==> inputs of 09-27 <==
Design fir_filter, start of the top module:
module fir_filter
#(
    parameter NUM_ELEMENTS = 7
)
(
    input clk,
    input rst,
    input [ 7 : 0 ] weight_data,
    input [ 2 : 0 ] weight_idx,
    input weight_valid,
    output weight_ready,
    input [ 7 : 0 ] input_data,
    input input_valid,
    output input_ready,
    output [ 15 : 0 ] output_data,
    input output_ready,
    output output_valid
);
make LEC_CHECK=0 CAP_MARGIN=40 CELL_PAD_IN_SITES_GLOBAL_PLACEMENT=1 CORE_ASPECT_RATIO=1.41 CORE_MARGIN=2 CORE_UTILIZATION=27 CTS_CLUSTER_DIAMETER=152 GPL_ROUTABILITY_DRIVEN=0 MAX_ROUTING_LAYER=met4 MIN_ROUTING_LAYER=met2 SETUP_SLACK_MARGIN=-0.58 SLEW_MARGIN=0 TNS_END_PERCENT=40 finish   # period 9.91 ns
run.sh (not shown) runs the stock make flow with config.mk's settings and CLKGATE_MAP_FILE=.
==> inputs of 12-13, as changes to 09-27 <==
CAP_MARGIN = 20   (was 40)
CELL_PAD_IN_SITES_GLOBAL_PLACEMENT = default   (was 1)
CORE_ASPECT_RATIO = default   (was 1.41)
CORE_UTILIZATION = 68   (was 27)
CTS_CLUSTER_DIAMETER = 221   (was 152)
GPL_ROUTABILITY_DRIVEN = default   (was 0)
MAX_ROUTING_LAYER = default   (was met4)
MIN_ROUTING_LAYER = default   (was met2)
SETUP_SLACK_MARGIN = 0.26   (was -0.58)
SLEW_MARGIN = 20   (was 0)
TNS_END_PERCENT = 5   (was 40)
==> flow/constraint.sdc (replaced) <==
create_clock -name core_clock -period 9.93 [get_ports {clk}]
set_input_delay 1.9860 -clock core_clock [delete_from_list [all_inputs] [get_ports {clk}]]
set_output_delay 1.9860 -clock core_clock [all_outputs]
set_load 0.01 [all_outputs]
==> comparison table <==
| item | 09-27 | 12-13 |
|---|---|---|
| Status | finished with violations | no timing/DRC/antenna violations |
| Violated checks | setup timing | - |
| # clk buffers | 11 | 9 |
| End of the worst hold path | values[3][2]$_SDFF_PP0_ | values[2][5]$_SDFF_PP0_ |
| Layout filler cell count | 7240 | 2059 |
| Routed wire length on met2 | 30500 um | 21500 um |
| Wire length of the first global-routing pass | 83000 um | 75000 um |
| Post-cts resize count | 0 | 17 |
| Crit path buffers/inverters | 7 | 9 |
| Die H | 317 um | 170 um |
| Detailed-route wire length | 53900 um | 45900 um |
| Post-route met1 wirelength | 0 um | 19900 um |
| Sequential fraction of design power | 0.223 | 0.226 |
| Met1 Usage GRT | 0 | 0.491 |
| First-pass iteration count of the detailed router | 6 | 5 |
| Reg2Reg Setup Slack | 8.82 ns | 9.00 ns |

---

==> inputs of trial 2 <==
Starting RTL as in the previous note.
// fir_filter
module fir_filter
#(
    parameter NUM_ELEMENTS = 7
)
(
    input clk,
    input rst,
    input [ 7 : 0 ] weight_data,
    input [ 2 : 0 ] weight_idx,
    input weight_valid,
    output weight_ready,
    input [ 7 : 0 ] input_data,
    input input_valid,
    output input_ready,
    output [ 15 : 0 ] output_data,
    input output_ready,
    output output_valid
);
    assign weight_ready = 1;
    assign input_ready = 1;
    assign output_valid = 1;
    reg [7:0] weights [NUM_ELEMENTS-1:0];
    reg [7:0] values [NUM_ELEMENTS-1:0];
    integer i;
    always@(posedge clk)begin
        if (rst)begin
            for (i = 0; i< NUM_ELEMENTS; i = i+1)
                weights[i] = 0;
        end else if (weight_valid)
            weights[weight_idx] = weight_data;
        for (i = NUM_ELEMENTS-1; i> 0; i=i-1)begin
            values[i] <= rst?0:values[i-1];
        end
        values[0] <= rst?0:input_data;
    end
    wire [15:0] intermediate_sums [NUM_ELEMENTS-1:0];
    assign output_data = intermediate_sums[NUM_ELEMENTS-1];  
    generate
        genvar j;
        for (j = 0; j<NUM_ELEMENTS; j=j+1)begin:summation
            assign intermediate_sums[j] = (j?intermediate_sums[j-1]:0) + values[j]*weights[j];
        end
    endgenerate
endmodule
clock: 7.86 ns
lec_check: 0
abc_area: 0
cap_margin: 20
cell_pad_in_sites_global_placement: 0
core_aspect_ratio: 1.22
core_margin: 2
core_utilization: 72
cts_cluster_diameter: 87
cts_cluster_size: 79
gpl_routability_driven: 1
gpl_timing_driven: 1
min_routing_layer: met1
place_density: 0.35
setup_slack_margin: 2.35
slew_margin: 20
tns_end_percent: 100
==> build 24: changes against trial 2 <==
ABC_AREA = 1   (was 0)
CELL_PAD_IN_SITES_GLOBAL_PLACEMENT = not set   (was 0)
CORE_ASPECT_RATIO = not set   (was 1.22)
CTS_CLUSTER_DIAMETER = 400   (was 87)
CTS_CLUSTER_SIZE = 98   (was 79)
GPL_ROUTABILITY_DRIVEN = not set   (was 1)
GPL_TIMING_DRIVEN = not set   (was 1)
MIN_ROUTING_LAYER = not set   (was met1)
PLACE_DENSITY = not set   (was 0.35)
SETUP_SLACK_MARGIN = not set   (was 2.35)
TNS_END_PERCENT = not set   (was 100)
==> flow/constraint.sdc (replaced) <==
create_clock -name core_clock -period 7.34 [get_ports {clk}]
set_input_delay 1.4680 -clock core_clock [delete_from_list [all_inputs] [get_ports {clk}]]
set_output_delay 1.4680 -clock core_clock [all_outputs]
set_load 0.01 [all_outputs]
==> trial 71: changes against trial 2 <==
ABC_AREA = not set   (was 0)
CELL_PAD_IN_SITES_GLOBAL_PLACEMENT = not set   (was 0)
CORE_ASPECT_RATIO = not set   (was 1.22)
CORE_UTILIZATION = 71   (was 72)
CTS_CLUSTER_DIAMETER = 221   (was 87)
CTS_CLUSTER_SIZE = not set   (was 79)
GPL_ROUTABILITY_DRIVEN = not set   (was 1)
GPL_TIMING_DRIVEN = not set   (was 1)
MIN_ROUTING_LAYER = not set   (was met1)
PLACE_DENSITY = not set   (was 0.35)
SETUP_SLACK_MARGIN = not set   (was 2.35)
TNS_END_PERCENT = not set   (was 100)
==> flow/constraint.sdc (replaced) <==
create_clock -name core_clock -period 10.5 [get_ports {clk}]
set_input_delay 2.1000 -clock core_clock [delete_from_list [all_inputs] [get_ports {clk}]]
set_output_delay 2.1000 -clock core_clock [all_outputs]
set_load 0.01 [all_outputs]
==> trial 34: changes against trial 2 <==
ABC_AREA = not set   (was 0)
CAP_MARGIN = 30   (was 20)
CELL_PAD_IN_SITES_GLOBAL_PLACEMENT = not set   (was 0)
CORE_ASPECT_RATIO = not set   (was 1.22)
CORE_UTILIZATION = 70   (was 72)
CTS_CLUSTER_DIAMETER = 31   (was 87)
CTS_CLUSTER_SIZE = not set   (was 79)
GPL_ROUTABILITY_DRIVEN = not set   (was 1)
GPL_TIMING_DRIVEN = not set   (was 1)
MIN_ROUTING_LAYER = not set   (was met1)
PLACE_DENSITY = not set   (was 0.35)
SETUP_SLACK_MARGIN = not set   (was 2.35)
TNS_END_PERCENT = not set   (was 100)
==> flow/constraint.sdc (replaced) <==
create_clock -name core_clock -period 7.58 [get_ports {clk}]
set_input_delay 1.5160 -clock core_clock [delete_from_list [all_inputs] [get_ports {clk}]]
set_output_delay 1.5160 -clock core_clock [all_outputs]
set_load 0.01 [all_outputs]
==> qor summary <==
metric	trial 34	build 24	trial 71	trial 2
Number of antenna violations at the first check in global routing	2	1	1	1
Critical path data arrival time	7.47 ns	7.20 ns	8.15 ns	7.60 ns
P_int	2.069 mW	2.474 mW	1.299 mW	2.129 mW
Post-Synth Adder-Cell Area	55.15%	52.04%	55.15%	55.15%
Area inside the core boundary	26130 um^2	27030 um^2	25980 um^2	25700 um^2
Result of the run	failed layout checks	failed layout checks	complete, no violations	failed layout checks
Layout check failures	setup timing	setup timing	-	setup timing
Post-route core utilization	83.91%	84.05%	76.34%	86.41%
Number of standard cells in the layout, taps in and fillers out	2474	2922	2255	2478
Actual slew at the worst max-slew pin	0.8218 ns	0.8392 ns	0.8931 ns	0.6797 ns
Setup Buffers After CTS	27	17	0	22
Number of detailed-routing iterations run before antenna repair	19	5	5	5
Buffer share of cell area	9.728%	9.249%	2.334%	9.928%
Launching instance or port of the critical path	weights[3][1]$_SDFFCE_PN0P_	weights[3][3]$_SDFFCE_PN0P_	weights[4][2]$_SDFFCE_PN0P_	weights[5][3]$_DFFE_PP_
Count of cells along the worst register-to-register path	2	3	2	2
Xor/xnor cell area share of the yosys netlist	1.451%	0.7888%	1.451%	1.451%
Buffers outside the clock class	270	262	50	274
Synth Instances	1875	2424	1875	1875
HPWL after detailed placement	40400 um	41980 um	37940 um	41680 um
Multi-In Gates	1238	1302	1238	1238
Maximum number of pins on one net before global-route repair	37	59	71	37
Worst-case hold slack	0.5888 ns	0.5268 ns	0.5742 ns	0.6537 ns

---

==> run X <==
fir_filter again, from the RTL that the note above started with.
Design fir_filter, start of the top module:
module fir_filter
#(
    parameter NUM_ELEMENTS = 7
)
(
    input clk,
    input rst,
    input [ 7 : 0 ] weight_data,
    input [ 2 : 0 ] weight_idx,
    input weight_valid,
    output weight_ready,
    input [ 7 : 0 ] input_data,
    input input_valid,
    output input_ready,
    output [ 15 : 0 ] output_data,
    input output_ready,
    output output_valid
);
clock: 8.29 ns
lec_check: 0
abc_area: 1
cap_margin: 20
core_margin: 2
core_utilization: 70
cts_cluster_diameter: 197
cts_cluster_size: 74
hold_slack_margin: -0.08
place_density_lb_addon: 0.18
setup_slack_margin: 2.03
slew_margin: 20
tns_end_percent: 5
==> run A (differences from run X) <==
- CAP_MARGIN: 20 -> 30
- CORE_UTILIZATION: 70 -> 72
- CTS_CLUSTER_DIAMETER: 197 -> 31
- CTS_CLUSTER_SIZE: 74 -> unset
- HOLD_SLACK_MARGIN: -0.08 -> unset
- PLACE_DENSITY: unset -> 0.35
- PLACE_DENSITY_LB_ADDON: 0.18 -> unset
- SETUP_SLACK_MARGIN: 2.03 -> unset
- TNS_END_PERCENT: 5 -> unset
==> flow/constraint.sdc (replaced) <==
create_clock -name core_clock -period 7.58 [get_ports {clk}]
set_input_delay 1.5160 -clock core_clock [delete_from_list [all_inputs] [get_ports {clk}]]
set_output_delay 1.5160 -clock core_clock [all_outputs]
set_load 0.01 [all_outputs]
==> run E (differences from run X) <==
- CORE_ASPECT_RATIO: unset -> 1.06
- CORE_UTILIZATION: 70 -> 40
- CTS_CLUSTER_DIAMETER: 197 -> 393
- CTS_CLUSTER_SIZE: 74 -> 100
- HOLD_SLACK_MARGIN: -0.08 -> unset
- PLACE_DENSITY_LB_ADDON: 0.18 -> unset
- SETUP_SLACK_MARGIN: 2.03 -> 3.89
==> flow/constraint.sdc (replaced) <==
create_clock -name core_clock -period 13.0 [get_ports {clk}]
set_input_delay 2.6000 -clock core_clock [delete_from_list [all_inputs] [get_ports {clk}]]
set_output_delay 2.6000 -clock core_clock [all_outputs]
set_load 0.01 [all_outputs]
==> results <==
Clock power, highest first: run A, run X, run E.
Run E finished clean. Run A completed and failed the layout checks on negative setup slack. Run X completed and failed the layout checks on negative setup slack.
Sequential cell count is the same in run X and run A.
Against run E, the cell area of run A is higher by 6.9%.
Sequential share of layout area, lowest first: run A, run X, run E.
Power, highest first: run A, run X, run E.
Between run X and run A, the lower register-to-register slack is in run A (gap 690 ps).

---

==> build 36: inputs <==
==> flow/design.v <==
`timescale 1ns / 1ps
module fir_filter
#(
    parameter NUM_ELEMENTS = 7
)
(
    input clk,
    input rst,
    input [ 7 : 0 ] weight_data,
    input [ 2 : 0 ] weight_idx,
    input weight_valid,
    output weight_ready,
    input [ 7 : 0 ] input_data,
    input input_valid,
    output input_ready,
    output [ 15 : 0 ] output_data,
    input output_ready,
    output output_valid
);
    assign weight_ready = 1;
    assign input_ready = 1;
    assign output_valid = 1;
    reg [7:0] weights [NUM_ELEMENTS-1:0];
    reg [7:0] values [NUM_ELEMENTS-1:0];
    integer i;
    always@(posedge clk)begin
        if (rst)begin
            for (i = 0; i< NUM_ELEMENTS; i = i+1)
                weights[i] = 0;
        end else if (weight_valid)
            weights[weight_idx] = weight_data;
        for (i = NUM_ELEMENTS-1; i> 0; i=i-1)begin
            values[i] <= rst?0:values[i-1];
        end
        values[0] <= rst?0:input_data;
    end
    wire [15:0] intermediate_sums [NUM_ELEMENTS-1:0];
    assign output_data = intermediate_sums[NUM_ELEMENTS-1];  
    generate
        genvar j;
        for (j = 0; j<NUM_ELEMENTS; j=j+1)begin:summation
            assign intermediate_sums[j] = (j?intermediate_sums[j-1]:0) + values[j]*weights[j];
        end
    endgenerate
endmodule
==> flow/run.sh <==
#!/bin/bash
# the make line also repeats each setting of config.mk as NAME=value (left out here)
make -C /OpenROAD-flow-scripts/flow DESIGN_CONFIG=/design/flow/config.mk WORK_HOME=/design/flow/orfs CLKGATE_MAP_FILE= finish
==> flow/config.mk <==
export PLATFORM = sky130hd
export DESIGN_NAME = fir_filter
export DESIGN_NICKNAME = fir_filter
export VERILOG_FILES = /design/flow/design.v
export SDC_FILE = /design/flow/constraint.sdc
export NUM_CORES = 4
export LEC_CHECK = 0
export CAP_MARGIN = 20
export CORE_MARGIN = 2
export CORE_UTILIZATION = 59
export CTS_CLUSTER_DIAMETER = 221
export SETUP_SLACK_MARGIN = 0.26
export SLEW_MARGIN = 20
==> flow/constraint.sdc <==
create_clock -name core_clock -period 10.5 [get_ports {clk}]
set_input_delay 2.1000 -clock core_clock [delete_from_list [all_inputs] [get_ports {clk}]]
set_output_delay 2.1000 -clock core_clock [all_outputs]
set_load 0.01 [all_outputs]
==> trial 26: changes against build 36 <==
--- a/flow/config.mk
+++ b/flow/config.mk
@@ -7,7 +7,8 @@
 export LEC_CHECK = 0
 export CAP_MARGIN = 20
+export CORE_ASPECT_RATIO = 0.56
 export CORE_MARGIN = 2
-export CORE_UTILIZATION = 59
-export CTS_CLUSTER_DIAMETER = 221
-export SETUP_SLACK_MARGIN = 0.26
+export CORE_UTILIZATION = 40
+export GPL_TIMING_DRIVEN = 0
+export SETUP_SLACK_MARGIN = 3.51
 export SLEW_MARGIN = 20
==> flow/constraint.sdc (replaced) <==
create_clock -name core_clock -period 13.0 [get_ports {clk}]
set_input_delay 2.6000 -clock core_clock [delete_from_list [all_inputs] [get_ports {clk}]]
set_output_delay 2.6000 -clock core_clock [all_outputs]
set_load 0.01 [all_outputs]
==> trial 39: changes against build 36 <==
--- a/flow/config.mk
+++ b/flow/config.mk
@@ -8,6 +8,4 @@
 export CAP_MARGIN = 20
 export CORE_MARGIN = 2
-export CORE_UTILIZATION = 59
-export CTS_CLUSTER_DIAMETER = 221
-export SETUP_SLACK_MARGIN = 0.26
+export CORE_UTILIZATION = 20
 export SLEW_MARGIN = 20
==> flow/constraint.sdc (replaced) <==
create_clock -name core_clock -period 11.4 [get_ports {clk}]
set_input_delay 2.2800 -clock core_clock [delete_from_list [all_inputs] [get_ports {clk}]]
set_output_delay 2.2800 -clock core_clock [all_outputs]
set_load 0.01 [all_outputs]
==> comparison table <==
| metric | trial 39 | build 36 | trial 26 |
|---|---|---|---|
| Total area of multi-input combinational cells | 14,000 um2 | 14,100 um2 | 14,300 um2 |
| Tally of clock buffers in the finished layout | 10 | 9 | 11 |
| Worst path slowest cell | sky130_fd_sc_hd__clkdlybuf4s50_1 | sky130_fd_sc_hd__fa_1 | sky130_fd_sc_hd__edfxtp_1 |
| Sequential cell area | 2720 um2 | 2740 um2 | 2770 um2 |
| Setup repair after global routing missed its margin | false | true | true |
| Peak-usage layer in the global routing report | met2 | met2 | met1 |
| Largest stage delay on the critical path | 0.71 ns | 0.57 ns | 0.54 ns |
| Routed wire per std cell | 14.4 um | 20.0 um | 19.1 um |
| Lkg Pwr | 10.1 nW | 10.2 nW | 10.7 nW |
| Setup crit end | output_data[15] | output_data[15] | output_data[14] |
| Critical Path AT | 8.62 ns | 8.00 ns | 7.62 ns |
| Die width | 310 um | 182 um | 293 um |
| Cell row count | 112 | 65 | 59 |
| R2R Path Start | values[0][4] | values[0][3] | values[0][2] |
| Result of the run | complete, no violations | complete, no violations | complete, no violations |
| Drt first pass iters | 4 | 5 | 5 |
| Worst Hold Endpoint | values[4][0] | values[6][5] | values[4][6] |
Power figures rest on the tool's default switching activity, not on a simulated workload.
